**config.mk**
```make
export PLATFORM = sky130hd
export DESIGN_NAME = alu_top
export DESIGN_NICKNAME = alu_top
export VERILOG_FILES = /design/flow/design.v
export SDC_FILE = /design/flow/constraint.sdc
export NUM_CORES = 4
export LEC_CHECK = 0
export CAP_MARGIN = 20
export CORE_MARGIN = 2
export CORE_UTILIZATION = 64
export CTS_CLUSTER_SIZE = 100
export PLACE_DENSITY = 0.42
export SLEW_MARGIN = 20
```
**run.sh**
```bash
#!/bin/bash
# the make line also repeats each setting of config.mk as NAME=value (left out here)
make -C /OpenROAD-flow-scripts/flow DESIGN_CONFIG=/design/flow/config.mk WORK_HOME=/design/flow/orfs CLKGATE_MAP_FILE= finish
```
**constraint.sdc**
```tcl
create_clock -name core_clock -period 27.5 [get_ports {CLK}]
set_input_delay 5.5000 -clock core_clock [delete_from_list [all_inputs] [get_ports {CLK}]]
set_output_delay 5.5000 -clock core_clock [all_outputs]
set_load 0.01 [all_outputs]
```
**design.v**
```verilog
module alu_top(CLK, OP1, OP2, OPRN, OUT, ZERO);
	input CLK;
	input [31:0] OP1;
	input [31:0] OP2;
	input [5:0] OPRN;
	output [31:0] OUT;
	output ZERO;
	reg [31:0] op1_q, op2_q;
	reg [5:0] oprn_q;
	reg [31:0] out_q;
	reg zero_q;
	wire [31:0] alu_out;
	wire alu_zero;
	ALU alu_inst(alu_out, alu_zero, op1_q, op2_q, oprn_q);
	always @(posedge CLK) begin
		op1_q <= OP1;
		op2_q <= OP2;
		oprn_q <= OPRN;
		out_q <= alu_out;
		zero_q <= alu_zero;
	end
	assign OUT = out_q;
	assign ZERO = zero_q;
endmodule

`timescale 1ns/10ps
module mux(result, operand1, operand2, control);
	input operand1, operand2, control;
	output result;
	wire notwire, and1wire, and2wire;
	not not1(notwire, control);
	and and1(and1wire, operand1, notwire);
	and and2(and2wire, operand2, control);
	or or1(result, and1wire, and2wire);
endmodule
module mux26_2x1(result, operand1, operand2, control);
	input [25:0] operand1, operand2;
	input control;
	output [25:0] result;
	genvar i; generate
		for (i=0; i<26; i=i+1)begin : mux5_2x1_gen_loop
			mux m(result[i], operand1[i], operand2[i], control);
		end
	endgenerate
endmodule
module mux5_2x1(result, operand1, operand2, control);
	input [4:0] operand1, operand2;
	input control;
	output [4:0] result;
	genvar i; generate
		for (i=0; i<5; i=i+1)begin : mux5_2x1_gen_loop
			mux m(result[i], operand1[i], operand2[i], control);
		end
	endgenerate
endmodule
module mux32_2x1(result, operand1, operand2, control);
	input [31:0] operand1, operand2;
	input control;
	output [31:0] result;
	genvar i; generate
		for (i=0; i<32; i=i+1)begin : mux_gen_loop
			mux m(result[i], operand1[i], operand2[i], control);
		end
	endgenerate
endmodule
module mux64_2x1(result, operand1, operand2, control);
	input [63:0] operand1, operand2;
	input control;
	output [63:0] result;
	genvar i;
	generate
		for (i=0; i<64; i=i+1)
		begin : mux_gen_loop
			mux m(result[i], operand1[i], operand2[i], control);
		end
	endgenerate
endmodule
module mux32_4x1(result, operand1, operand2, operand3, operand4, control);
	input [31:0] operand1, operand2, operand3, operand4;
	input [1:0] control;
	output [31:0] result;
	wire [31:0] mux1Wire, mux2Wire;
	mux32_2x1 m1(.result(mux1Wire), .operand1(operand1), .operand2(operand2), .control(control[0]));
	mux32_2x1 m2(.result(mux2Wire), .operand1(operand3), .operand2(operand4), .control(control[0]));
	mux32_2x1 m3(.result(result), .operand1(mux1Wire), .operand2(mux2Wire), .control(control[1]));
endmodule
module mux32_8x1(result, operand1, operand2, operand3, operand4, 
	operand5, operand6, operand7, operand8, control);
	input [31:0] operand1, operand2, operand3, operand4, operand5, operand6, operand7, operand8;
	input [2:0] control;
	output [31:0] result;
	wire [31:0] mux1Wire, mux2Wire;
	mux32_4x1 m1(mux1Wire, operand1, operand2, operand3, operand4, control[1:0]);
	mux32_4x1 m2(mux2Wire, operand5, operand6, operand7, operand8, control[1:0]);
	mux32_2x1 m3(result, mux1Wire, mux2Wire, control[2]);
endmodule
module mux32_16x1(result, operand1, operand2, operand3, operand4, 
	operand5, operand6, operand7, operand8,
	operand9, operand10, operand11, operand12, 
	operand13, operand14, operand15, operand16, control);
	input [31:0] operand1, operand2, operand3, operand4, 
	operand5, operand6, operand7, operand8, 
	operand9, operand10, operand11, operand12, 
	operand13, operand14, operand15, operand16;
	input [3:0] control;
	output [31:0] result;
	wire [31:0] mux1Wire, mux2Wire;
	mux32_8x1 m1(.result(mux1Wire), .operand1(operand1), .operand2(operand2), .operand3(operand3), 
		.operand4(operand4), .operand5(operand5), .operand6(operand6), .operand7(operand7), 
		.operand8(operand8), .control(control[2:0]));
	mux32_8x1 m2(.result(mux2Wire), .operand1(operand9), .operand2(operand10), .operand3(operand11), 
		.operand4(operand12), .operand5(operand13), .operand6(operand14), .operand7(operand15), 
		.operand8(operand16), .control(control[2:0]));
	mux32_2x1 m3(.result(result), .operand1(mux1Wire), .operand2(mux2Wire), .control(control[3]));
endmodule
module mux32_32x1(result, d0, d1, d2, d3, d4, d5, d6, d7, d8, d9, d10, d11, d12, d13, d14, d15, 
	d16, d17, d18, d19, d20, d21, d22, d23, d24, d25, d26, d27, d28, d29, d30, d31, control);
	input [31:0] d0, d1, d2, d3, d4, d5, d6, d7, d8, d9, d10, d11, d12, d13, d14, d15, 
	d16, d17, d18, d19, d20, d21, d22, d23, d24, d25, d26, d27, d28, d29, d30, d31;
	input [4:0] control;
	output [31:0] result;
	wire [31:0] mux1Wire, mux2Wire;
	mux32_16x1 m1(mux1Wire, d0, d1, d2, d3, d4, d5, d6, d7, 
		d8, d9, d10, d11, d12, d13, d14, d15, control[3:0]);
	mux32_16x1 m2(mux2Wire, d16, d17, d18, d19, d20, d21, d22, d23, 
		d24, d25, d26, d27, d28, d29, d30, d31, control[3:0]);
	mux32_2x1 m3(result, mux1Wire, mux2Wire, control[4]);
endmodule
module twosComplement(result, operand);
	input [31:0] operand;
	output [31:0] result;
	wire [31:0] notwire;
	wire notNeeded;
	wire add = 1'b0;
	wire [31:0] uno = 32'b1;
	genvar i;
	for (i=0; i<32; i=i+1) begin : logic_loop
		not not1(notwire[i], operand[i]);
	end
	rc_add_sub_32 rc(result, notNeeded, notwire, uno, add);
endmodule
module twosComplement64(result, operand);
	input [63:0] operand;
	output [63:0] result;
	wire [63:0] notwire;
	wire notNeeded;
	wire add = 1'b0;
	wire [63:0] uno = 64'b1;
	genvar i;
	for (i=0; i<64; i=i+1) begin : logic_loop
		not not1(notwire[i], operand[i]);
	end
	rc_add_sub_64 rc(result, notNeeded, notwire, uno, add);
endmodule
module buf32(result, operand);
	input [31:0] operand;
	output [31:0] result;
	genvar i;
	for (i=0; i<32; i=i+1) begin : logic_loop
		buf nb(result[i], operand[i]);
	end
endmodule
module lineDecoder2to4(d, b);
	input [1:0] b;
	output [3:0] d;
	wire [1:0] bundle;
	not n0(bundle[0], b[0]);
	not n1(bundle[1], b[1]);
	and a0(d[0], bundle[0], bundle[1]);
	and a1(d[1], bundle[1], b[0]);
	and a2(d[2], b[1], bundle[0]);
	and a3(d[3], b[1], b[0]);
endmodule
module lineDecoder3to8(d, b);
	input [2:0] b;
	output [7:0] d;
	wire [4:0] bundle;
	lineDecoder2to4 l(bundle[3:0], b[1:0]);
	not n0(bundle[4], b[2]);
	genvar i;
	for (i=0; i<4; i=i+1) begin : logic_loop
		and a1(d[i], bundle[i], bundle[4]);
		and a2(d[i+4], bundle[i], b[2]);
	end
endmodule
module lineDecoder4to16(d, b);
	input [3:0] b;
	output [15:0] d;
	wire [8:0] bundle;
	lineDecoder3to8 l(bundle[7:0], b[2:0]);
	not n0(bundle[8], b[3]);
	genvar i;
	for (i=0; i<8; i=i+1) begin : logic_loop
		and a1(d[i], bundle[i], bundle[8]);
		and a2(d[i+8], bundle[i], b[3]);
	end
endmodule
module lineDecoder5to32(d, b);
	input [4:0] b;
	output [31:0] d;
	wire [16:0] bundle;
	lineDecoder4to16 l(bundle[15:0], b[3:0]);
	not n0(bundle[16], b[4]);
	genvar i;
	for (i=0; i<16; i=i+1) begin : logic_loop
		and a1(d[i], bundle[i], bundle[16]);
		and a2(d[i+16], bundle[i], b[4]);
	end
endmodule
module nor32(result, operand1, operand2);
	input [31:0] operand1, operand2;
	output [31:0] result;
	genvar i;
	generate
		for (i=0; i<32; i=i+1)
		begin : nor32_loop
			nor nor1(result[i], operand1[i], operand2[i]);
		end
	endgenerate
endmodule
module and32(result, operand1, operand2);
	input [31:0] operand1, operand2;
	output [31:0] result;
	genvar i;
	generate
		for (i=0; i<32; i=i+1)
		begin : and32_loop
			and a1(result[i], operand1[i], operand2[i]);
		end
	endgenerate
endmodule
module inv32(result, operand);
	input [31:0] operand;
	output [31:0] result;
	genvar i;
	generate
		for (i=0; i<32; i=i+1)
		begin : inv32_loop
			not not1(result[i], operand[i]);
		end
	endgenerate
endmodule
module or31x1(result, operand);
	input [31:0] operand;
	wire [29:0] orWire; 
	output result;
	or o0(orWire[0], operand[0], operand[1]);
	or o1(orWire[1], orWire[0], operand[2]);
	or o2(orWire[2], orWire[1], operand[3]);
	or o3(orWire[3], orWire[2], operand[4]);
	or o4(orWire[4], orWire[3], operand[5]);
	or o5(orWire[5], orWire[4], operand[6]);
	or o6(orWire[6], orWire[5], operand[7]);
	or o7(orWire[7], orWire[6], operand[8]);
	or o8(orWire[8], orWire[7], operand[9]);
	or o9(orWire[9], orWire[8], operand[10]);
	or o10(orWire[10], orWire[9], operand[11]);
	or o11(orWire[11], orWire[10], operand[12]);
	or o12(orWire[12], orWire[11], operand[13]);
	or o13(orWire[13], orWire[12], operand[14]);
	or o14(orWire[14], orWire[13], operand[15]);
	or o15(orWire[15], orWire[14], operand[16]);
	or o16(orWire[16], orWire[15], operand[17]);
	or o17(orWire[17], orWire[16], operand[18]);
	or o18(orWire[18], orWire[17], operand[19]);
	or o19(orWire[19], orWire[18], operand[20]);
	or o20(orWire[20], orWire[19], operand[21]);
	or o21(orWire[21], orWire[20], operand[22]);
	or o22(orWire[22], orWire[21], operand[23]);
	or o23(orWire[23], orWire[22], operand[24]);
	or o24(orWire[24], orWire[23], operand[25]);
	or o25(orWire[25], orWire[24], operand[26]);
	or o26(orWire[26], orWire[25], operand[27]);
	or o27(orWire[27], orWire[26], operand[28]);
	or o28(orWire[28], orWire[27], operand[29]);
	or o29(orWire[29], orWire[28], operand[30]);
	or o30(result, orWire[29], operand[31]);
endmodule
module or32(result, operand1, operand2);
	input [31:0] operand1, operand2;
	output [31:0] result;
	wire [31:0] norWire;
	nor32 n1(norWire, operand1, operand2);
	inv32 i1(result, norWire);
endmodule
module rc_add_sub_32(result, carryOut, operand1, operand2, subtractNotAdd);
	input [31:0] operand1, operand2;
	input subtractNotAdd;
	output [31:0] result;
	output carryOut;
	wire [31:0] xorProduct;
	wire [31:0] wireNext;
	genvar i;
	generate
		for (i=0; i<32; i=i+1) begin : rc_add_sub_32_loop
			xor xor_inst(xorProduct[i], subtractNotAdd, operand2[i]);
			if(i!=0 && i!=31) begin
				full_adder fa(result[i], wireNext[i],
					operand1[i], xorProduct[i], wireNext[i-1]);
			end else if(i==0) begin
				full_adder fa(result[i], wireNext[i],
					operand1[i], xorProduct[i], subtractNotAdd);
			end else if(i==31) begin
				full_adder fa(result[i], carryOut,
					operand1[i], xorProduct[i], wireNext[i-1]);
			end
		end
	endgenerate
endmodule
module rc_add_sub_64(r, c, o, p, sNa);
	input [63:0] o, p;
	input sNa;
	output [63:0] r;
	output c;
	wire [63:0] xorProduct, wireNext;
	genvar i;
	generate
		for (i=0; i<64; i=i+1) begin : rc_add_sub_64_loop
			xor xor_inst(xorProduct[i], sNa, p[i]);
			if(i!=0 && i!=63) begin
				full_adder fa(r[i], wireNext[i], o[i], xorProduct[i], wireNext[i-1]);
			end else if(i==0) begin
				full_adder fa(r[i], wireNext[i], o[i], xorProduct[i], sNa);
			end else if(i==63) begin
				full_adder fa(r[i], c, o[i], xorProduct[i], wireNext[i-1]);
			end
		end
	endgenerate
endmodule
module full_adder(s, co, o, p, ci);
	input o, p, ci;
	output s, co;
	wire HA1sum, HA1carry, HA2carry;
	half_adder h1(HA1sum, HA1carry, o, p);
	half_adder h2(s, HA2carry, HA1sum, ci);
	or orI(co, HA1carry, HA2carry);
endmodule
module half_adder(s, c, o, p);
	input o, p;
	output s, c;
	xor i(s, o, p);
	and j(c, o, p);
endmodule
`timescale 1ns/10ps
module barrel_shifter(result, operand, shift, leftNotRight);
	input [31:0] operand;
	input [31:0] shift;
	input leftNotRight;
	output [31:0] result;
	wire [31:0] shiftOut0, shiftOut1, muxOut;
	wire orResult;
	right_shifter rs(.result(shiftOut0), .operand(operand), .shift(shift[4:0]));
	left_shifter ls(.result(shiftOut1), .operand(operand), .shift(shift[4:0]));
	mux32_2x1 m(.result(muxOut), .operand1(shiftOut0), 
		.operand2(shiftOut1), .control(leftNotRight));
	or31x1 or1(orResult, {5'b0,{shift[31:5]}});
	mux32_2x1 m1(.result(result), .operand1(muxOut), 
		.operand2(0), .control(orResult));
endmodule
module left_shifter(result, operand, shift);
	input [31:0] operand;
	input [4:0] shift;
	output [31:0] result;
	wire mOut [3:0][31:0];
	genvar i, m, j, k;
	generate
		for (i=0; i<=31; i=i+1)
		begin : input_mux_gen_loop_
			if(i>0) begin
				mux m1(.result(mOut[0][i]), .operand1(operand[i]), .operand2(operand[i-1]), .control(shift[0]));
			end else begin
				mux m2(.result(mOut[0][i]), .operand1(operand[i]), .operand2(1'b0), .control(shift[0]));
			end
		end
		for (m=0; m<3; m=m+1)
		begin : inner_col_mux_gen_loop_
			for (k=0; k<=31; k=k+1)
			begin : inner_mux_gen_loop_
				if(k>=2**(m+1)) begin
					mux m3(.result(mOut[m+1][k]), .operand1(mOut[m][k]), .operand2(mOut[m][k-2**(m+1)]), .control(shift[m+1]));
				end else begin
					mux m4(.result(mOut[m+1][k]), .operand1(mOut[m][k]), .operand2(1'b0), .control(shift[m+1]));
				end
			end
		end
		for (j=0; j<=31; j=j+1)
		begin : result_mux_gen_loop_
			if(j>=16) begin
				mux m5(.result(result[j]), .operand1(mOut[3][j]), .operand2(mOut[3][j-16]), .control(shift[4]));
			end else begin
				mux m6(.result(result[j]), .operand1(mOut[3][j]), .operand2(1'b0), .control(shift[4]));
			end
		end
	endgenerate
endmodule
module right_shifter(result, operand, shift);
	input [31:0] operand;
	input [4:0] shift;
	output [31:0] result;
	wire mOut [3:0][31:0];
	genvar i, m, j, k;
	generate
		for (i=0; i<=31; i=i+1)
		begin : input_mux_gen_loop_
			if(i<31) begin
				mux m1(.result(mOut[0][i]), .operand1(operand[i]), .operand2(operand[i+1]), .control(shift[0]));
			end else begin
				mux m2(.result(mOut[0][i]), .operand1(operand[i]), .operand2(1'b0), .control(shift[0]));
			end
		end
		for (m=0; m<3; m=m+1)
		begin : inner_col_mux_gen_loop_
			for (k=0; k<=31; k=k+1)
			begin : inner_mux_gen_loop_
				if(k<32-2**(m+1)) begin
					mux m3(.result(mOut[m+1][k]), .operand1(mOut[m][k]), .operand2(mOut[m][k+2**(m+1)]), .control(shift[m+1]));
				end else begin
					mux m4(.result(mOut[m+1][k]), .operand1(mOut[m][k]), .operand2(1'b0), .control(shift[m+1]));
				end
			end
		end
		for (j=0; j<=31; j=j+1)
		begin : result_mux_gen_loop_
			if(j<16) begin
				mux m5(.result(result[j]), .operand1(mOut[3][j]), .operand2(mOut[3][j+16]), .control(shift[4]));
			end else begin
				mux m6(.result(result[j]), .operand1(mOut[3][j]), .operand2(1'b0), .control(shift[4]));
			end
		end
	endgenerate
endmodule
module mult_32Bit_Unsigned(resultHigh, resultLow, multiplicand, multiplier);
	input [31:0] multiplicand, multiplier;
	output [31:0] resultHigh, resultLow;
	wire cOut [31:0];
	wire [31:0] op2Wire [31:0];
	and32 an(op2Wire[0], multiplicand, {32{multiplier[0]}});
	buf b2(cOut[0], 1'b0);
	buf b(resultLow[0], op2Wire[0][0]);
	genvar j;
	generate
		for (j=1; j<32; j=j+1) begin : loop_
			wire [31:0] op1Wire;
			and32 an(op1Wire, multiplicand, {32{multiplier[j]}});
			rc_add_sub_32 ad(op2Wire[j], cOut[j], op1Wire, {cOut[j-1],{op2Wire[j-1][31:1]}}, 1'b0);
			buf b(resultLow[j], op2Wire[j][0]);
		end
	endgenerate
	buf32 b4(resultHigh, {cOut[31],{op2Wire[31][31:1]}});
endmodule
module mult(resultHigh, resultLow, multiplicand, multiplier);
	input [31:0] multiplicand, multiplier;
	output [31:0] resultHigh, resultLow;
	wire [31:0] bundle [3:0];
	wire [63:0] unsignedWire, twosOutm, muxOut;
	wire xorGate;
	xor o(xorGate, multiplicand[31], multiplier[31]);
	twosComplement t1(bundle[0], multiplicand);
	mux32_2x1 m1(bundle[1], multiplicand, bundle[0], multiplicand[31]);
	twosComplement t2(bundle[2], multiplier);
	mux32_2x1 m2(bundle[3], multiplier, bundle[2], multiplier[31]);
	mult_32Bit_Unsigned mul(unsignedWire[63:32], unsignedWire[31:0], bundle[1], bundle[3]);
	twosComplement64 t3(twosOutm, unsignedWire);
	mux64_2x1 m3(muxOut, unsignedWire, twosOutm, xorGate);
	buf32 b1(resultLow, muxOut[31:0]);
	buf32 b2(resultHigh, muxOut[63:32]);
endmodule
`timescale 1ns/10ps
module ALU(OUT, ZERO, OP1, OP2, OPRN);
	input [(32 -1):0] OP1;  
	input [(32 -1):0] OP2;  
	input [(6 -1):0] OPRN;  
	output [(32 -1):0] OUT;  
	output ZERO;
	wire [31:0] addSubWire;
	wire [31:0] shftWire;
	wire [31:0] mulWire;
	wire [31:0] andWire;
	wire [31:0] orWire;
	wire [31:0] norWire;
	wire [31:0] nullWire;
	wire carryWire;
	wire nonZero;
	wire [31:0] muxWire;
	wire lnr;
	wire andADDWire;
	wire orADDWire;
	and andADD(andADDWire, OPRN[0], OPRN[3]);
	rc_add_sub_32 addSub(.result(addSubWire), .carryOut(carryWire), .operand1(OP1), .operand2(OP2), .subtractNotAdd(OPRN[1])); 
	mult mult_32Bit_Signed(.resultHigh(nullWire), .resultLow(mulWire), .multiplicand(OP1), .multiplier(OP2));
	not lnrNOT(lnr, OPRN[0]);
	barrel_shifter b1(shftWire, OP1, OP2, lnr);
	nor32 n1(.result(norWire), .operand1(OP1), .operand2(OP2));
	or32 o1(.result(orWire), .operand1(OP1), .operand2(OP2));
	and32 a1(.result(andWire), .operand1(OP1), .operand2(OP2));
	mux32_16x1 m1(muxWire, addSubWire, addSubWire, addSubWire, mulWire, 
		shftWire, shftWire, andWire, orWire, 
		norWire, addSubWire, addSubWire, addSubWire, 
		addSubWire, addSubWire, addSubWire, 
		addSubWire, OPRN[3:0]);
	or31x1 or1(nonZero, muxWire);
	not zeroNOT(ZERO, nonZero);
	buf32 bbb(OUT, muxWire);
endmodule
```
==> flow_summary_export.csv, run 1 <==
group,metric,value,unit
status,run_status,"complete, but fails checks",
status,violatedChecks,"negative setup slack",
logic_synthesis,ys_async_sr_fraction,0,%
logic_synthesis,top_cell,"nand2_1",
logic_synthesis,netlist_top_cells_area,"fa_1, nand2_1, dfxtp_1, ha_1, mux2_2",
logic_synthesis,count_of_flip_flops_with_a_built_in_enable_after_synthesis,0,
timing,tightest_slew,1.16,ns
setup_path,worst_r2r_path_depth,77,
logic_synthesis,syn-num-nets,3249,
setup_path,cpLargestDelayFamily,"adder cells",
timing,timing.clock.skew,0.0110,ns
timing,final_critical_path_setup_slack,-1.55,ns
setup_path,timing.critical_path.to_type,"flop",
timing,setup_violations,4,
setup_path,crit-reg2reg-capture,"zero_q",
routing,finalWirelength,92200,µm
cells_and_area,nets,3267,
clocking,cts.sinks,101,
floorplan,die-area,0.0380,mm²
global_routing,gr-usage-all-layers,48.3,%
setup_path,critical_path.max_fanout,2,
min_path,holdCritPathClass,"reg -> reg",
timing,setup_total_negative_slack,-3.95,ns
cells_and_area,final_core_util,73.3,%
cells_and_area,syn2layout_area_growth,12.4,%
routing,drt_pre_antenna_iters,10,
logic_synthesis,synth.cellmix.compoundShare,12.0,%
min_path,whs_path_depth,3,
logic_synthesis,synthesis.yosys.warnings,5,
cells_and_area,final_area,0.0262,mm²
logic_synthesis,synth.comb.largest_family,"adder cells",
routing,detail-route-antenna-nets,0,
routing,via_count,22000,
timing,slew_viol_final,0,
setup_path,timing.setup.critical_path_class,"reg -> reg",
timing,rsz0062_at_grt,"true",
setup_path,startpoint_type,"flop",
timing,layout_min_cycle_time,29.05,ns
timing,max_freq,0.0344,GHz
logic_synthesis,top_cells_by_count,"nand2_1, fa_1, inv_1, clkbuf_1, o21ai_0",
global_routing,grt_pass1_vias,22800,
routing,via_per_inst,7.14,
logic_synthesis,ys.flop_type,"dfxtp_1",
floorplan,design.core.area,0.0357,mm²
floorplan,chipWidth,195,µm
clocking,numCtsBuffers,9,
timing,fin_crit_sh,106,%
clocking,root_buffer,"clkbuf_16",
logic_synthesis,count_of_instantiated_cells_in_the_yosys_netlist,2588,
timing,finalHoldViolations,0,
clocking,tritoncts_clock_tree,"yes",
setup_path,critPathCapture,"zero_q",
setup_path,register_to_register_path_setup_slack,-1.55,ns
routing,drc,0,
timing,worst_slew_margin_relative_to_its_limit,22.5,%
global_routing,grt_pass1_wl,136000,µm
logic_synthesis,synthesis.area,0.0233,mm²
clocking,clk_pin_slew,0.08,ns
min_path,min-delay-start,"op2_q[22]",
global_routing,grt_antenna_before_repair,3,
place,numPlacedInstances,3052,
logic_synthesis,synthDistinctLibCells,78,
floorplan,die_y,195,µm
global_routing,grt_start_max_net_pins,63,
setup_path,crit_path_start,"op1_q[0]",
logic_synthesis,yosysSeqAreaShare,8.67,%
floorplan,placement_rows,69,
logic_synthesis,ys_chip_area,0.0233,mm²
run,max_cap_viol_count,0,
logic_synthesis,synth_simple_gate_area_share,14.4,%
setup_path,timing.rr.start,"op1_q[0]",
setup_path,crit_path_max_incr_delay,0.60,ns
logic_synthesis,adder_share,46.7,%
clocking,cts-htree-levels,3,
logic_synthesis,synthCells,2588,
logic_synthesis,area_fraction_in_xor_and_xnor_cells,3.61,%
place,place_ws,-2.40,ns
setup_path,critPathArrivalTime,29.35,ns
clocking,insertion_delay,0.37,ns
place,postPlaceCellArea,0.0251,mm²
logic_synthesis,avgSynthCellArea,9.01,µm²
setup_path,crit_slowest_cell,"fa_1",
setup_path,worstSetupPathDepth,77,
place,portBuffers,101,
cells_and_area,finalNonFillerCells,3075,
logic_synthesis,cell_type_with_the_largest_total_area_after_synthesis,"fa_1",
place,detailedPlacementHpwl,66000,µm
min_path,hold-path-endpoint,"out_q[22]",
floorplan,fp_util,65.2,%
setup_path,critical_path_required,27.79,ns
routing,wl_per_cell,30.0,µm
logic_synthesis,post_synth_mux_area_share,8.28,%
logic_synthesis,netlist.area_leader.share,39.9,%
floorplan,boundaryPins,104,
clocking,clockBufferDepth,2,
global_routing,grt_overflow_total,0,
setup_path,worst-path-buf-inv,5,
setup_path,cp_common_cell,"fa_2",
logic_synthesis,ys_ff,101,
run,warning_count,36,
routing,dr.first_iter.drc_count,3467,
place,place.gp.congestion,1.12,
-- what timing repair did --
item,CTS,global route
resized,257,66
hold buffers,0,0
setup endpoints to repair,4,4
buffers inserted,4,3
gates cloned,0,0
pin swaps,152,144
-- per-stage QoR --
step	hold WS [ns]
2_1_floorplan	0.662
3_3_place_gp	0.800
3_5_place_dp	0.791
4_1_cts	0.823
5_1_grt	0.850
6_report	0.843
-- layout make-up --
class	count	area [µm²]
Antenna cell	3	7.51
Clock buffer	9	225
Clock inverter	7	91.3
Fill cell	2419	9540
Inverter	174	663
Multi-Input combinational cell	2109	20700
Sequential cell	101	2040
Tap cell	461	577
Timing Repair Buffer	211	1850
-- metal layers --
metal  vias to the layer above  GRT usage [%]  part of all wire, %
met5                         -           1.40                 0.10
met1                     10700           60.6                   34
met3                       629           17.8                   16
met4                         8           26.6                  7.3
li1                       8597              -                    -
met2                      2059           72.5                   43
==> run 2, diff against run 1 <==
Settings changed: ABC_AREA set to 1, CORE_MARGIN 2 to 7, CORE_UTILIZATION 64 to 63, CTS_CLUSTER_SIZE 100 to unset, PLACE_DENSITY 0.42 to unset, PLACE_DENSITY_LB_ADDON set to 0.24, SETUP_SLACK_MARGIN set to 5.0, TNS_END_PERCENT set to 50.
Clock period 27.5 ns to 24.7 ns, I/O delays scaled along.
==> run 2 against run 1 <==
Worst hold slack got worse by 0.13 ns. Sequential cell count is the same. Worst setup slack got worse by 2.3 ns. Register-to-register slack lost 2.3 ns. Wire length fell by 2.1%. Still fails the layout checks on negative setup slack. Non-clock buffer count increased by 58. Clock skew shrank 0.0057 ns. Final cell count grew 23%. Highest routed layer unchanged. Critical path depth grew 13. Largest cell class unchanged. First-iteration DRC count is 7.4% lower.
==> flow_summary_export.csv, run 2 <==
group,metric,value,unit
status,run_status,"complete, but fails checks",
status,violatedChecks,"negative setup slack",
logic_synthesis,yosysSeqAreaShare,8.45,%
timing,finalHoldViolations,0,
clocking,clk_pin_slew,0.07,ns
setup_path,crit_path_max_incr_delay,0.60,ns
clocking,cts_hold_buffers,0,
logic_synthesis,avgSynthCellArea,7.49,µm²
timing,setup_total_negative_slack,-16.30,ns
routing,drt_pre_antenna_iters,6,
setup_path,worst_r2r_path_depth,90,
floorplan,fp_util,63.8,%
logic_synthesis,cell_type_with_the_largest_total_area_after_synthesis,"fa_1",
floorplan,die-area,0.0436,mm²
setup_path,critPathCapture,"zero_q",
logic_synthesis,synthDistinctLibCells,39,
logic_synthesis,post_synth_mux_area_share,0,%
run,max_cap_viol_count,0,
timing,timing.clock.skew,0.00533,ns
setup_path,critical_path_required,24.96,ns
global_routing,grt_overflow_total,0,
logic_synthesis,synth.cellmix.compoundShare,9.12,%
cells_and_area,syn2layout_area_growth,14.2,%
logic_synthesis,top_cells_by_count,"nand2_1, fa_1, nor2_1, inv_1, nand3_1",
global_routing,gr-usage-all-layers,40.7,%
min_path,min-delay-start,"op2_q[21]",
logic_synthesis,area_fraction_in_xor_and_xnor_cells,1.87,%
setup_path,crit_path_start,"op2_q[1]",
routing,detail-route-antenna-nets,0,
cells_and_area,fillCellCount,2821,
min_path,holdCritPathClass,"reg -> reg",
setup_path,startpoint_type,"flop",
setup_path,cp_common_cell,"fa_2",
logic_synthesis,ys.flop_type,"dfxtp_1",
logic_synthesis,synthCells,3196,
timing,tightest_slew,1.20,ns
global_routing,grt_pass1_vias,24100,
min_path,hold-path-endpoint,"out_q[21]",
setup_path,crit_slowest_cell,"fa_2",
setup_path,worst-path-buf-inv,19,
logic_synthesis,ys_async_sr_fraction,0,%
logic_synthesis,adder_share,45.4,%
timing,final_critical_path_setup_slack,-3.87,ns
clocking,clockBufferDepth,2,
timing,setup_violations,6,
routing,via_count,23700,
clocking,root_buffer,"clkbuf_16",
clocking,cts-htree-levels,3,
logic_synthesis,ys_chip_area,0.0239,mm²
setup_path,worstSetupPathDepth,90,
timing,worst_slew_margin_relative_to_its_limit,19.9,%
routing,drc,0,
logic_synthesis,netlist_top_cells_area,"fa_1, nand2_1, dfxtp_1, ha_1, nand3_1",
run,warning_count,34,
setup_path,critPathArrivalTime,28.83,ns
floorplan,boundaryPins,104,
timing,fin_crit_sh,116,%
setup_path,timing.setup.critical_path_class,"reg -> reg",
place,portBuffers,101,
logic_synthesis,synthesis.yosys.warnings,5,
min_path,whs_path_depth,3,
timing,rsz0062_at_grt,"true",
global_routing,grt_antenna_before_repair,2,
floorplan,die_y,209,µm
routing,wl_per_cell,23.8,µm
floorplan,placement_rows,71,
timing,max_freq,0.0350,GHz
clocking,insertion_delay,0.36,ns
logic_synthesis,syn-num-nets,3857,
clocking,cts.sinks,101,
timing,slew_viol_final,0,
floorplan,chipWidth,209,µm
logic_synthesis,ys_ff,101,
setup_path,timing.critical_path.to_type,"flop",
clocking,tritoncts_clock_tree,"yes",
cells_and_area,final_core_util,72.9,%
logic_synthesis,top_cell,"nand2_1",
logic_synthesis,netlist.area_leader.share,38.9,%
place,place.gp.congestion,1.08,
logic_synthesis,synth.comb.largest_family,"adder cells",
logic_synthesis,synthesis.area,0.0239,mm²
clocking,numCtsBuffers,9,
logic_synthesis,synth_simple_gate_area_share,26.9,%
cells_and_area,nets,3938,
global_routing,grt_start_max_net_pins,72,
routing,finalWirelength,90300,µm
floorplan,design.core.area,0.0375,mm²
setup_path,crit-reg2reg-capture,"zero_q",
global_routing,grt_pass1_wl,137000,µm
setup_path,timing.rr.start,"op2_q[1]",
logic_synthesis,count_of_instantiated_cells_in_the_yosys_netlist,3196,
setup_path,register_to_register_path_setup_slack,-3.87,ns
logic_synthesis,count_of_flip_flops_with_a_built_in_enable_after_synthesis,0,
timing,layout_min_cycle_time,28.57,ns
routing,via_per_inst,6.23,
setup_path,cpLargestDelayFamily,"adder cells",
routing,dr.first_iter.drc_count,3211,
setup_path,critical_path.max_fanout,3,
place,detailedPlacementHpwl,67300,µm
## run 2: final cells by class
cell class	instances	area [µm²]	area share, %
clock inverters	7	92.6	0.339
flip-flops and latches	101	2040	7.45
multi-input cells	2617	21000	76.8
clock buffers	9	225	0.824
inverters	279	1050	3.84
diodes	1	2.50	0.00916
well taps	511	639	2.34
repair buffers	269	2290	8.39
## run 2: layer usage
metal | routed length (µm) | share of wire [%] | global-route usage [%]
met4 | 6960 | 7.7 | 23.8
met5 | 8 | 0.0089 | 0
met3 | 11500 | 13 | 12.3
met1 | 31500 | 35 | 49.6
met2 | 40300 | 45 | 63.8
## run 2: what timing repair did
action,CTS,global route
resized,300,75
setup buffers,30,0
pin swaps,235,152
setup endpoints to repair,12,13
## run 2: through the flow
stage	cell area, µm²	setup slack, ns	cells	hold WS, ns
2_1_floorplan	24100	-3.43	3196	0.587
3_3_place_gp	25900	-3.95	3747	0.669
3_5_place_dp	25900	-4.64	3747	0.670
4_1_cts	27200	-3.55	3793	0.696
5_1_grt	27300	-4.41	3793	0.757
6_report	27300	-3.87	3794	0.712
==> run 3, diff against run 2 <==
Settings changed: ABC_AREA 1 to unset, CORE_MARGIN 7 to 2, CORE_UTILIZATION 63 to 68, CTS_CLUSTER_DIAMETER set to 253, PLACE_DENSITY_LB_ADDON 0.24 to unset, SETUP_SLACK_MARGIN 5.0 to 4.5, TNS_END_PERCENT 50 to unset.
Clock period 24.7 ns to 31.1 ns, I/O delays scaled along.
==> run 3 against run 2 <==
The run now fails in global routing. Area after synthesis fell by 2.6%. Synthesized cell count decreased by 19%. Die area shrank 18%.
==> flow_summary_export.csv, run 3 <==
group,metric,value,unit
logic_synthesis,ys_ff,101,
place,detailedPlacementHpwl,70200,µm
logic_synthesis,synthCells,2588,
status,failed_stage,"global routing",
logic_synthesis,synth_simple_gate_area_share,14.4,%
logic_synthesis,ys_async_sr_fraction,0,%
floorplan,die-area,0.0358,mm²
logic_synthesis,count_of_flip_flops_with_a_built_in_enable_after_synthesis,0,
logic_synthesis,ys.flop_type,"dfxtp_1",
floorplan,placement_rows,67,
floorplan,boundaryPins,104,
logic_synthesis,netlist_top_cells_area,"fa_1, nand2_1, dfxtp_1, ha_1, mux2_2",
clocking,cts.sinks,101,
logic_synthesis,synthesis.area,0.0233,mm²
logic_synthesis,synth.comb.largest_family,"adder cells",
logic_synthesis,top_cell,"nand2_1",
logic_synthesis,syn-num-nets,3249,
status,run.stop_error,"[ERROR GRT-0232] Routing congestion too high. Check the congestion heatmap in the GUI.",
clocking,cts_hold_buffers,0,
floorplan,fp_util,69.4,%
logic_synthesis,ys_chip_area,0.0233,mm²
logic_synthesis,post_synth_mux_area_share,8.28,%
clocking,clockBufferDepth,2,
logic_synthesis,top_cells_by_count,"nand2_1, fa_1, inv_1, clkbuf_1, o21ai_0",
floorplan,die_y,189,µm
floorplan,chipWidth,189,µm
status,run_status,"aborted with a tool error",
logic_synthesis,area_fraction_in_xor_and_xnor_cells,3.61,%
clocking,root_buffer,"clkbuf_16",
place,place.gp.congestion,1.05,
logic_synthesis,adder_share,46.7,%
logic_synthesis,yosysSeqAreaShare,8.67,%
global_routing,gr-usage-all-layers,74.0,%
logic_synthesis,cell_type_with_the_largest_total_area_after_synthesis,"fa_1",
logic_synthesis,avgSynthCellArea,9.01,µm²
logic_synthesis,synth.cellmix.compoundShare,12.0,%
place,portBuffers,101,
global_routing,grt_overflow_total,133,
logic_synthesis,synthDistinctLibCells,78,
logic_synthesis,count_of_instantiated_cells_in_the_yosys_netlist,2588,
clocking,cts-htree-levels,3,
floorplan,design.core.area,0.0336,mm²
logic_synthesis,synthesis.yosys.warnings,5,
place,place_ws,0.253,ns
clocking,numCtsBuffers,9,
logic_synthesis,netlist.area_leader.share,39.9,%
-- run 3: metal layers --
metal / GRT overflow / GRT usage (%)
met3: 3 / 62.1
met2: 71 / 88.8
met1: 3 / 76.3
met5: 1 / 29.0
met4: 55 / 66.0
-- run 3: metrics by stage --
stage	std cells	util [%]	instance area, µm²
floorplan	2588	-	23500
global placement	2995	73.5	24700
detailed placement	2995	73.5	24700
CTS	3023	76.8	25800
-- run 3: what timing repair did --
item / CTS
gates resized: 291
pin swaps: 177
hold endpoints to repair: 0
endpoints found under the setup margin: 7
buffers inserted: 12
==> run 4, diff against run 3 <==
Settings changed: ABC_AREA set to 1, CORE_UTILIZATION 68 to 72, CTS_CLUSTER_DIAMETER 253 to 315, CTS_CLUSTER_SIZE set to 100, PLACE_DENSITY set to 0.42, SETUP_SLACK_MARGIN 4.5 to unset, TNS_END_PERCENT set to 10.
Clock period 31.1 ns to 22.8 ns, I/O delays scaled along.
==> run 4 against run 3 <==
Synthesized cell count up 23%. Area after synthesis up 2.7%. The flow again stops in global routing. Die area down 3.0%.
==> flow_summary_export.csv, run 4 <==
group,metric,value,unit
global_routing,grt_overflow_total,1,
floorplan,die_y,186,µm
logic_synthesis,ys_ff,101,
status,failed_stage,"global routing",
place,detailedPlacementHpwl,70600,µm
logic_synthesis,adder_share,45.4,%
floorplan,design.core.area,0.0326,mm²
status,run.stop_error,"[ERROR GRT-0116] Global routing finished with congestion. Check the congestion regions in the DRC Viewer.",
floorplan,fp_util,73.4,%
logic_synthesis,ys_chip_area,0.0239,mm²
floorplan,placement_rows,66,
logic_synthesis,yosysSeqAreaShare,8.45,%
logic_synthesis,count_of_flip_flops_with_a_built_in_enable_after_synthesis,0,
logic_synthesis,post_synth_mux_area_share,0,%
place,postPlaceCellArea,0.0259,mm²
global_routing,gr-usage-all-layers,67.0,%
logic_synthesis,netlist.area_leader.share,38.9,%
place,place.gp.congestion,1.06,
logic_synthesis,synthesis.yosys.warnings,5,
clocking,root_buffer,"clkbuf_16",
logic_synthesis,ys.flop_type,"dfxtp_1",
logic_synthesis,synth.cellmix.compoundShare,9.12,%
logic_synthesis,count_of_instantiated_cells_in_the_yosys_netlist,3196,
floorplan,boundaryPins,104,
clocking,cts_hold_buffers,0,
logic_synthesis,synth.comb.largest_family,"adder cells",
logic_synthesis,avgSynthCellArea,7.49,µm²
logic_synthesis,ys_async_sr_fraction,0,%
clocking,clockBufferDepth,2,
logic_synthesis,area_fraction_in_xor_and_xnor_cells,1.87,%
logic_synthesis,synth_simple_gate_area_share,26.9,%
floorplan,chipWidth,186,µm
logic_synthesis,synthDistinctLibCells,39,
clocking,cts.sinks,101,
logic_synthesis,syn-num-nets,3857,
clocking,cts-htree-levels,3,
logic_synthesis,top_cell,"nand2_1",
clocking,numCtsBuffers,9,
logic_synthesis,synthCells,3196,
status,run_status,"aborted with a tool error",
logic_synthesis,netlist_top_cells_area,"fa_1, nand2_1, dfxtp_1, ha_1, nand3_1",
logic_synthesis,synthesis.area,0.0239,mm²
place,portBuffers,101,
floorplan,die-area,0.0347,mm²
logic_synthesis,top_cells_by_count,"nand2_1, fa_1, nor2_1, inv_1, nand3_1",
logic_synthesis,cell_type_with_the_largest_total_area_after_synthesis,"fa_1",
[run 4: stage by stage]
step | std cells | setup slack [ns]
2_1_floorplan | 3196 | -5.33
3_3_place_gp | 3696 | -5.64
3_5_place_dp | 3696 | -6.92
4_1_cts | 3713 | -5.77
[run 4: per-layer routing]
metal / global-route usage, % / overflow
met4: 58.1 / 1
met1: 69.4 / 0
met2: 85.6 / 0
met3: 50.0 / 0
met5: 29.0 / 0
[run 4: timing repair]
item / in CTS
gates resized: 287
pin swaps: 220
setup endpoints to repair: 9
buffers inserted: 1
==> run 5, diff against run 4 <==
Settings changed: CTS_CLUSTER_DIAMETER 315 to 241, CTS_CLUSTER_SIZE 100 to 38, PLACE_DENSITY 0.42 to unset, SETUP_SLACK_MARGIN set to -1.55, TNS_END_PERCENT 10 to unset.
Clock period 22.8 ns to 28.1 ns, I/O delays scaled along.
==> run 5 against run 4 <==
The flow again stops in global routing. Synthesized cell count did not move. Area after synthesis is the same. Die area stayed put.
==> flow_summary_export.csv, run 5 <==
group,metric,value,unit
logic_synthesis,top_cell,"nand2_1",
global_routing,gr-usage-all-layers,62.7,%
clocking,root_buffer,"clkbuf_16",
floorplan,boundaryPins,104,
logic_synthesis,synthesis.yosys.warnings,5,
logic_synthesis,ys_chip_area,0.0239,mm²
floorplan,die-area,0.0347,mm²
place,place.gp.congestion,1.05,
floorplan,design.core.area,0.0326,mm²
logic_synthesis,synth_simple_gate_area_share,26.9,%
logic_synthesis,netlist.area_leader.share,38.9,%
logic_synthesis,syn-num-nets,3857,
status,run.stop_error,"[ERROR GRT-0232] Routing congestion too high. Check the congestion heatmap in the GUI.",
logic_synthesis,top_cells_by_count,"nand2_1, fa_1, nor2_1, inv_1, nand3_1",
logic_synthesis,yosysSeqAreaShare,8.45,%
global_routing,grt_overflow_total,29,
clocking,cts.sinks,101,
logic_synthesis,synthesis.area,0.0239,mm²
place,portBuffers,101,
clocking,cts-htree-levels,3,
floorplan,fp_util,73.4,%
logic_synthesis,avgSynthCellArea,7.49,µm²
floorplan,chipWidth,186,µm
status,failed_stage,"global routing",
logic_synthesis,adder_share,45.4,%
logic_synthesis,synthCells,3196,
clocking,post_cts_buffers,0,
clocking,numCtsBuffers,9,
logic_synthesis,netlist_top_cells_area,"fa_1, nand2_1, dfxtp_1, ha_1, nand3_1",
logic_synthesis,area_fraction_in_xor_and_xnor_cells,1.87,%
place,numPlacedInstances,3628,
logic_synthesis,cell_type_with_the_largest_total_area_after_synthesis,"fa_1",
place,postPlaceCellArea,0.0253,mm²
logic_synthesis,ys_async_sr_fraction,0,%
clocking,clockBufferDepth,2,
logic_synthesis,post_synth_mux_area_share,0,%
logic_synthesis,synth.comb.largest_family,"adder cells",
floorplan,die_y,186,µm
logic_synthesis,count_of_instantiated_cells_in_the_yosys_netlist,3196,
logic_synthesis,ys_ff,101,
place,detailedPlacementHpwl,68400,µm
logic_synthesis,synthDistinctLibCells,39,
logic_synthesis,count_of_flip_flops_with_a_built_in_enable_after_synthesis,0,
status,run_status,"aborted with a tool error",
floorplan,placement_rows,66,
logic_synthesis,synth.cellmix.compoundShare,9.12,%
logic_synthesis,ys.flop_type,"dfxtp_1",
[run 5: metal layers]
metal	overflow	track usage, %
met1	0	66.8
met2	12	82.2
met3	0	43.1
met4	17	54.0
met5	0	12.5
[run 5: repair_timing]
| action | in CTS |
|---|---|
| pin swaps | 27 |
| setup endpoints to repair | 3 |
| hold buffers | 0 |
| resized | 31 |
[run 5: metrics by stage]
| stage | setup WS (ns) |
|---|---|
| after floorplan | -0.681 |
| after global placement | -0.754 |
| after detailed placement | -2.00 |
| after CTS | -1.52 |
==> run 6, diff against run 5 <==
Settings changed: ABC_AREA 1 to unset, CELL_PAD_IN_SITES_GLOBAL_PLACEMENT set to 3, CORE_ASPECT_RATIO set to 0.5, CORE_UTILIZATION 72 to 40, CTS_CLUSTER_DIAMETER 241 to 348, CTS_CLUSTER_SIZE 38 to 100, PLACE_DENSITY set to 0.9, SETUP_SLACK_MARGIN -1.55 to -0.22, SLEW_MARGIN 20 to 0, TNS_END_PERCENT set to 30.
Clock period 28.1 ns to 29.5 ns, I/O delays scaled along.
==> run 6 against run 5 <==
The run now finishes clean. Area after synthesis decreased by 2.6%. Die area grew 74%. Synthesized cell count is 19% lower.
==> flow_summary_export.csv, run 6 <==
group,metric,value,unit
status,run_status,"no timing/DRC/antenna violations",
setup_path,worstSetupPathDepth,81,
logic_synthesis,count_of_flip_flops_with_a_built_in_enable_after_synthesis,0,
routing,wl_per_cell,24.4,µm
min_path,holdCritPathClass,"reg -> reg",
logic_synthesis,cell_type_with_the_largest_total_area_after_synthesis,"fa_1",
global_routing,grt_start_max_net_pins,63,
global_routing,gr-usage-all-layers,27.5,%
floorplan,die_y,175,µm
floorplan,die-area,0.0604,mm²
clocking,clk_pin_slew,0.07,ns
logic_synthesis,ys_async_sr_fraction,0,%
timing,tightest_slew,0.977,ns
floorplan,design.core.area,0.0575,mm²
logic_synthesis,synth.comb.largest_family,"adder cells",
place,portBuffers,101,
logic_synthesis,synthesis.area,0.0233,mm²
global_routing,grt_pass1_wl,125000,µm
setup_path,worst_r2r_path_depth,81,
routing,via_count,19100,
setup_path,timing.setup.critical_path_class,"reg -> reg",
min_path,whs_path_depth,3,
global_routing,grt_pass1_vias,19600,
setup_path,cpLargestDelayFamily,"adder cells",
global_routing,grt_antenna_before_repair,4,
logic_synthesis,post_synth_mux_area_share,8.28,%
logic_synthesis,netlist.area_leader.share,39.9,%
logic_synthesis,top_cell,"nand2_1",
clocking,cts.sinks,101,
logic_synthesis,ys_chip_area,0.0233,mm²
timing,setup_total_negative_slack,0,ns
setup_path,critical_path_required,29.78,ns
logic_synthesis,adder_share,46.7,%
setup_path,crit-reg2reg-capture,"zero_q",
clocking,cts-htree-levels,3,
clocking,root_buffer,"clkbuf_16",
setup_path,worst-path-buf-inv,10,
clocking,clockBufferDepth,2,
timing,max_freq,0.0345,GHz
logic_synthesis,avgSynthCellArea,9.01,µm²
setup_path,timing.critical_path.to_type,"flop",
logic_synthesis,synthDistinctLibCells,78,
cells_and_area,syn2layout_area_growth,11.9,%
timing,layout_min_cycle_time,28.98,ns
clocking,insertion_delay,0.37,ns
routing,drc,0,
timing,finalHoldViolations,0,
setup_path,critPathCapture,"zero_q",
setup_path,critPathArrivalTime,29.26,ns
setup_path,crit_path_max_incr_delay,0.61,ns
logic_synthesis,ys.flop_type,"dfxtp_1",
logic_synthesis,synth_simple_gate_area_share,14.4,%
routing,via_per_inst,5.72,
routing,drt_pre_antenna_iters,5,
timing,setup_violations,0,
run,max_cap_viol_count,0,
place,detailedPlacementHpwl,66700,µm
logic_synthesis,synthesis.yosys.warnings,5,
routing,finalWirelength,81800,µm
setup_path,critical_path.max_fanout,2,
logic_synthesis,netlist_top_cells_area,"fa_1, nand2_1, dfxtp_1, ha_1, mux2_2",
routing,dr.first_iter.drc_count,1382,
clocking,tritoncts_clock_tree,"yes",
global_routing,grt_overflow_total,0,
floorplan,chipWidth,345,µm
min_path,min-delay-start,"op2_q[22]",
cells_and_area,nets,3236,
cells_and_area,final_area,0.0261,mm²
logic_synthesis,count_of_instantiated_cells_in_the_yosys_netlist,2588,
run,warning_count,31,
min_path,hold-path-endpoint,"out_q[22]",
logic_synthesis,syn-num-nets,3249,
timing,timing.clock.skew,0.00746,ns
setup_path,cp_common_cell,"fa_1",
logic_synthesis,yosysSeqAreaShare,8.67,%
logic_synthesis,synth.cellmix.compoundShare,12.0,%
logic_synthesis,area_fraction_in_xor_and_xnor_cells,3.61,%
logic_synthesis,synthCells,2588,
logic_synthesis,top_cells_by_count,"nand2_1, fa_1, inv_1, clkbuf_1, o21ai_0",
place,place.gp.congestion,0.997,
clocking,cts_hold_buffers,0,
place,postPlaceCellArea,0.0251,mm²
floorplan,placement_rows,62,
setup_path,startpoint_type,"flop",
clocking,numCtsBuffers,9,
logic_synthesis,ys_ff,101,
floorplan,fp_util,40.6,%
setup_path,crit_slowest_cell,"fa_2",
setup_path,register_to_register_path_setup_slack,0.52,ns
timing,finalHoldWorstSlack,0.843,ns
floorplan,boundaryPins,104,
routing,detail-route-antenna-nets,0,
setup_path,timing.rr.start,"op2_q[1]",
timing,slew_viol_final,0,
setup_path,crit_path_start,"op2_q[1]",
cells_and_area,final_core_util,45.4,%
timing,worst_slew_margin_relative_to_its_limit,34.7,%
timing,fin_crit_sh,98.3,%
[run 6: timing repair]
item | CTS | global route
resized | 29 | 269
setup buffers | 1 | 4
setup endpoints to repair | 2 | 3
pin swaps | 28 | 190
[run 6: routing by layer]
layer	part of all wire, %	GRT usage [%]	vias to the layer above
met5	0	0	-
met4	2.4	6.80	0
met3	5.4	2.55	86
met2	46	44.5	566
met1	47	39.9	9969
li1	-	-	8523
[run 6: metrics by stage]
step / cells / setup WS, ns
3_5_place_dp: 3329 / -0.777
3_3_place_gp: 3329 / -0.597
2_1_floorplan: 2588 / -0.0994
5_1_grt: 3348 / -0.271
6_report: 3349 / 0.515
4_1_cts: 3346 / -0.213
[run 6: final cells by class]
class	count	area, µm²
repair buffers	180	1620
clock inverters	6	56.3
flip-flops and latches	101	2040
fillers	5690	31400
multi-input cells	2109	20500
clock buffers	10	229
diodes	1	2.50
well taps	768	961
inverters	174	653
==> run 7, diff against run 6 <==
Settings changed: CELL_PAD_IN_SITES_GLOBAL_PLACEMENT 3 to unset, CORE_ASPECT_RATIO 0.5 to unset, CTS_CLUSTER_SIZE 100 to 23, PLACE_DENSITY 0.9 to unset, SETUP_SLACK_MARGIN -0.22 to -2.0, TNS_END_PERCENT 30 to unset.
==> run 7 against run 6 <==
Now fails the layout checks on negative setup slack. Sequential cell count unchanged. Register-to-register slack got worse by 1.2 ns. Core utilization decreased by 0.98 points. Synthesized cell count unchanged. Area after synthesis unchanged. Worst hold slack got worse by 0.034 ns. Critical path depth decreased by 6. First-iteration DRC count increased by 50%.
==> flow_summary_export.csv, run 7 <==
group,metric,value,unit
run,max_cap_viol_count,0,
clocking,insertion_delay,0.38,ns
run,warning_count,31,
logic_synthesis,adder_share,46.7,%
setup_path,register_to_register_path_setup_slack,-0.67,ns
timing,finalHoldWorstSlack,0.809,ns
logic_synthesis,netlist.area_leader.share,39.9,%
logic_synthesis,ys_chip_area,0.0233,mm²
floorplan,die-area,0.0602,mm²
logic_synthesis,synthesis.yosys.warnings,5,
min_path,hold-path-endpoint,"out_q[18]",
clocking,clk_pin_slew,0.08,ns
global_routing,grt_pass1_wl,135000,µm
place,detailedPlacementHpwl,72000,µm
setup_path,critPathCapture,"zero_q",
clocking,tritoncts_clock_tree,"yes",
place,place.gp.congestion,1.01,
clocking,root_buffer,"clkbuf_16",
global_routing,grt_start_max_net_pins,64,
timing,setup_violations,2,
clocking,cts.sinks,101,
global_routing,grt_overflow_total,0,
cells_and_area,final_core_util,44.4,%
min_path,holdCritPathClass,"reg -> reg",
logic_synthesis,synthesis.area,0.0233,mm²
timing,max_freq,0.0331,GHz
setup_path,critPathArrivalTime,30.47,ns
place,portBuffers,101,
timing,slew_viol_final,0,
logic_synthesis,synthDistinctLibCells,78,
routing,drt_pre_antenna_iters,5,
logic_synthesis,count_of_instantiated_cells_in_the_yosys_netlist,2588,
setup_path,worst_r2r_path_depth,75,
routing,finalWirelength,89300,µm
clocking,cts.repair.resized,0,
min_path,min-delay-start,"op2_q[18]",
place,place_ws,-0.679,ns
routing,via_per_inst,5.93,
logic_synthesis,area_fraction_in_xor_and_xnor_cells,3.61,%
floorplan,design.core.area,0.0577,mm²
routing,detail-route-antenna-nets,0,
setup_path,timing.rr.start,"op1_q[0]",
routing,metal3_wl,8800,µm
routing,met1_wirelength,39500,µm
clocking,cts-htree-levels,3,
setup_path,cpLargestDelayFamily,"adder cells",
setup_path,critical_path_required,29.80,ns
logic_synthesis,avgSynthCellArea,9.01,µm²
cells_and_area,nets,3264,
logic_synthesis,cell_type_with_the_largest_total_area_after_synthesis,"fa_1",
timing,fin_crit_sh,102,%
global_routing,grt_antenna_before_repair,3,
setup_path,timing.setup.critical_path_class,"reg -> reg",
setup_path,startpoint_type,"flop",
setup_path,worst-path-buf-inv,3,
setup_path,crit_path_max_incr_delay,0.67,ns
logic_synthesis,netlist_top_cells_area,"fa_1, nand2_1, dfxtp_1, ha_1, mux2_2",
floorplan,chipWidth,245,µm
logic_synthesis,ys_ff,101,
logic_synthesis,count_of_flip_flops_with_a_built_in_enable_after_synthesis,0,
routing,top_layer,"met5",
logic_synthesis,ys.flop_type,"dfxtp_1",
timing,timing.clock.skew,0.0135,ns
floorplan,fp_util,40.4,%
global_routing,grt_pass1_vias,20500,
status,run_status,"complete, but fails checks",
floorplan,die_y,245,µm
setup_path,timing.critical_path.to_type,"flop",
logic_synthesis,synth.cellmix.compoundShare,12.0,%
cells_and_area,syn2layout_area_growth,9.89,%
floorplan,placement_rows,88,
setup_path,worstSetupPathDepth,75,
setup_path,crit_path_start,"op1_q[0]",
setup_path,critical_path.max_fanout,2,
timing,finalHoldViolations,0,
logic_synthesis,synth_simple_gate_area_share,14.4,%
clocking,post_cts_buffers,0,
routing,via_count,20000,
routing,wl_per_cell,26.5,µm
routing,met2_length,38100,µm
clocking,numCtsBuffers,9,
logic_synthesis,post_synth_mux_area_share,8.28,%
logic_synthesis,synthCells,2588,
global_routing,gr-usage-all-layers,30.3,%
logic_synthesis,ys_async_sr_fraction,0,%
clocking,clockBufferDepth,2,
logic_synthesis,top_cell,"nand2_1",
setup_path,cp_common_cell,"fa_1",
status,violatedChecks,"negative setup slack",
routing,drc,0,
logic_synthesis,top_cells_by_count,"nand2_1, fa_1, inv_1, clkbuf_1, o21ai_0",
timing,final_critical_path_setup_slack,-0.672,ns
setup_path,crit_slowest_cell,"or4b_2",
logic_synthesis,syn-num-nets,3249,
timing,layout_min_cycle_time,30.17,ns
timing,worst_slew_margin_relative_to_its_limit,27.6,%
timing,tightest_slew,1.08,ns
min_path,whs_path_depth,3,
setup_path,crit-reg2reg-capture,"zero_q",
logic_synthesis,yosysSeqAreaShare,8.67,%
clocking,cts_hold_buffers,0,
routing,dr.first_iter.drc_count,2077,
logic_synthesis,synth.comb.largest_family,"adder cells",
floorplan,boundaryPins,104,
-- run 7: final cells by class --
type / count / area, µm²
Antenna cell: 1 / 2.50
Clock buffer: 9 / 225
Clock inverter: 7 / 97.6
Fill cell: 5795 / 32100
Inverter: 174 / 653
Multi-Input combinational cell: 2109 / 19800
Sequential cell: 101 / 2030
Tap cell: 765 / 957
Timing Repair Buffer: 208 / 1810
-- run 7: metal layers --
| layer | vias to the layer above | GRT usage, % |
|---|---|---|
| met2 | 925 | 45.3 |
| li1 | 8581 | - |
| met4 | 2 | 8.88 |
| met3 | 142 | 6.98 |
| met5 | - | 0 |
| met1 | 10400 | 43.7 |
-- run 7: per-stage QoR --
stage | TNS (ns) | cells | area [µm²]
after floorplan | -0.0994 | 2588 | 23300
after detailed placement | -0.929 | 3357 | 25300
after global placement | -0.543 | 3356 | 25300
after global routing | -4.40 | 3373 | 25600
after CTS | -1.11 | 3373 | 25600
final | -0.890 | 3374 | 25600
==> run 8, diff against run 7 <==
Settings changed: CORE_UTILIZATION 40 to 65, CTS_CLUSTER_DIAMETER 348 to 356, CTS_CLUSTER_SIZE 23 to unset, SLEW_MARGIN 0 to 20, TNS_END_PERCENT set to 5.
Clock period 29.5 ns to 21.7 ns, I/O delays scaled along.
==> run 8 against run 7 <==
Critical endpoint unchanged. Sequential cell count unchanged. Core utilization up 31 points. Still fails the layout checks on negative setup slack. Critical path depth up 2. Synthesized cell count unchanged. Global-route usage up 25 points.
==> flow_summary_export.csv, run 8 <==
group,metric,value,unit
status,run_status,"complete, but fails checks",
status,violatedChecks,"negative setup slack",
timing,max_freq,0.0335,GHz
place,place.gp.congestion,1.09,
setup_path,register_to_register_path_setup_slack,-8.18,ns
place,place_ws,-8.61,ns
logic_synthesis,count_of_flip_flops_with_a_built_in_enable_after_synthesis,0,
logic_synthesis,ys.flop_type,"dfxtp_1",
timing,worst_slew_margin_relative_to_its_limit,19.2,%
routing,wl_per_cell,34.4,µm
logic_synthesis,synthesis.yosys.warnings,5,
setup_path,critical_path.max_fanout,2,
cells_and_area,logic_area,0.0206,mm²
timing,slew_viol_final,0,
routing,finalWirelength,108000,µm
logic_synthesis,netlist.area_leader.share,39.9,%
clocking,clockBufferDepth,2,
logic_synthesis,synthCells,2588,
timing,timing.clock.skew,0.0154,ns
logic_synthesis,synthesis.area,0.0233,mm²
routing,detail-route-antenna-nets,0,
logic_synthesis,avgSynthCellArea,9.01,µm²
run,warning_count,36,
cells_and_area,nets,3333,
global_routing,grt_start_max_net_pins,63,
logic_synthesis,cell_type_with_the_largest_total_area_after_synthesis,"fa_1",
cells_and_area,syn2layout_area_growth,14.1,%
timing,fin_crit_sh,138,%
global_routing,gr-usage-all-layers,55.4,%
setup_path,startpoint_type,"flop",
place,detailedPlacementHpwl,76100,µm
logic_synthesis,syn-num-nets,3249,
logic_synthesis,adder_share,46.7,%
setup_path,cpLargestDelayFamily,"adder cells",
floorplan,placement_rows,69,
routing,dr.first_iter.drc_count,4878,
setup_path,timing.setup.critical_path_class,"reg -> reg",
min_path,holdCritPathClass,"reg -> reg",
setup_path,crit_slowest_cell,"fa_2",
global_routing,gr-max-usage-layer,"met2",
floorplan,die_y,193,µm
min_path,hold-path-endpoint,"out_q[22]",
clocking,insertion_delay,0.39,ns
global_routing,grt_pass1_wl,152000,µm
global_routing,grt_overflow_total,0,
clocking,cts.sinks,101,
logic_synthesis,post_synth_mux_area_share,8.28,%
setup_path,worstSetupPathDepth,77,
place,portBuffers,101,
clocking,root_buffer,"clkbuf_16",
floorplan,design.core.area,0.0355,mm²
routing,via_count,23700,
logic_synthesis,synth_simple_gate_area_share,14.4,%
setup_path,critPathCapture,"zero_q",
floorplan,die-area,0.0374,mm²
timing,finalHoldViolations,0,
min_path,min-delay-start,"op2_q[22]",
floorplan,fp_util,65.7,%
setup_path,worst-path-buf-inv,7,
logic_synthesis,area_fraction_in_xor_and_xnor_cells,3.61,%
logic_synthesis,synth.comb.largest_family,"adder cells",
global_routing,grt_pass1_vias,24400,
clocking,numCtsBuffers,9,
logic_synthesis,top_cells_by_count,"nand2_1, fa_1, inv_1, clkbuf_1, o21ai_0",
logic_synthesis,ys_chip_area,0.0233,mm²
floorplan,chipWidth,193,µm
timing,setup_violations,11,
setup_path,crit-reg2reg-capture,"zero_q",
clocking,tritoncts_clock_tree,"yes",
global_routing,met2_usage,77.2,%
run,max_cap_viol_count,0,
setup_path,timing.critical_path.to_type,"flop",
setup_path,crit_path_start,"op1_q[0]",
logic_synthesis,yosysSeqAreaShare,8.67,%
logic_synthesis,ys_ff,101,
clocking,clk_pin_slew,0.09,ns
timing,tightest_slew,1.21,ns
global_routing,globalRouteMet3Util,26.1,%
global_routing,grtUsageMet1,64.7,%
logic_synthesis,top_cell,"nand2_1",
routing,drt_pre_antenna_iters,17,
cells_and_area,sequential_cell_area,0.00204,mm²
logic_synthesis,ys_async_sr_fraction,0,%
setup_path,worst_r2r_path_depth,77,
cells_and_area,fillCellCount,2197,
setup_path,critical_path_required,22.00,ns
setup_path,critPathArrivalTime,30.18,ns
timing,final_critical_path_setup_slack,-8.18,ns
routing,drc,0,
floorplan,boundaryPins,104,
min_path,whs_path_depth,3,
setup_path,timing.rr.start,"op1_q[0]",
setup_path,cp_common_cell,"fa_2",
timing,rsz0062_at_grt,"true",
logic_synthesis,count_of_instantiated_cells_in_the_yosys_netlist,2588,
clocking,cts-htree-levels,3,
logic_synthesis,netlist_top_cells_area,"fa_1, nand2_1, dfxtp_1, ha_1, mux2_2",
setup_path,crit_path_max_incr_delay,0.65,ns
routing,via_per_inst,7.55,
logic_synthesis,synth.cellmix.compoundShare,12.0,%
logic_synthesis,synthDistinctLibCells,78,
global_routing,grt_antenna_before_repair,8,
timing,layout_min_cycle_time,29.88,ns
[run 8: repair_timing]
action	CTS	global route
buffers inserted	1	1
gates resized	201	101
pin swaps	133	109
hold buffers	0	0
gates cloned	0	0
setup endpoints to repair	9	10
[run 8: metrics by stage]
| stage | hold slack, ns | instance area (µm²) | std cells | utilization (%) | setup TNS, ns |
|---|---|---|---|---|---|
| 3_3_place_gp | 0.810 | 25600 | 3121 | 72.0 | -43.22 |
| 2_1_floorplan | 0.662 | 23500 | 2588 | - | -38.25 |
| 4_1_cts | 0.836 | 26400 | 3138 | 74.3 | -46.49 |
| 3_5_place_dp | 0.816 | 25600 | 3121 | 72.0 | -55.28 |
| 5_1_grt | 0.888 | 26600 | 3139 | 75.0 | -54.61 |
| 6_report | 0.878 | 26600 | 3142 | 75.0 | -53.39 |
[run 8: cell type report]
class | instances | share of cell area [%]
flip-flops and latches | 101 | 7.66
repair buffers | 277 | 8.91
clock buffers | 9 | 0.847
diodes | 4 | 0.0376
inverters | 174 | 2.46
clock inverters | 7 | 0.381
well taps | 461 | 2.17
multi-input cells | 2109 | 77.5
[run 8: layer usage]
layer / vias to the layer above / part of all wire, %
met2: 2783 / 40
met1: 11000 / 31
li1: 8727 / -
met4: 14 / 12
met3: 1146 / 17
met5: - / 0.32
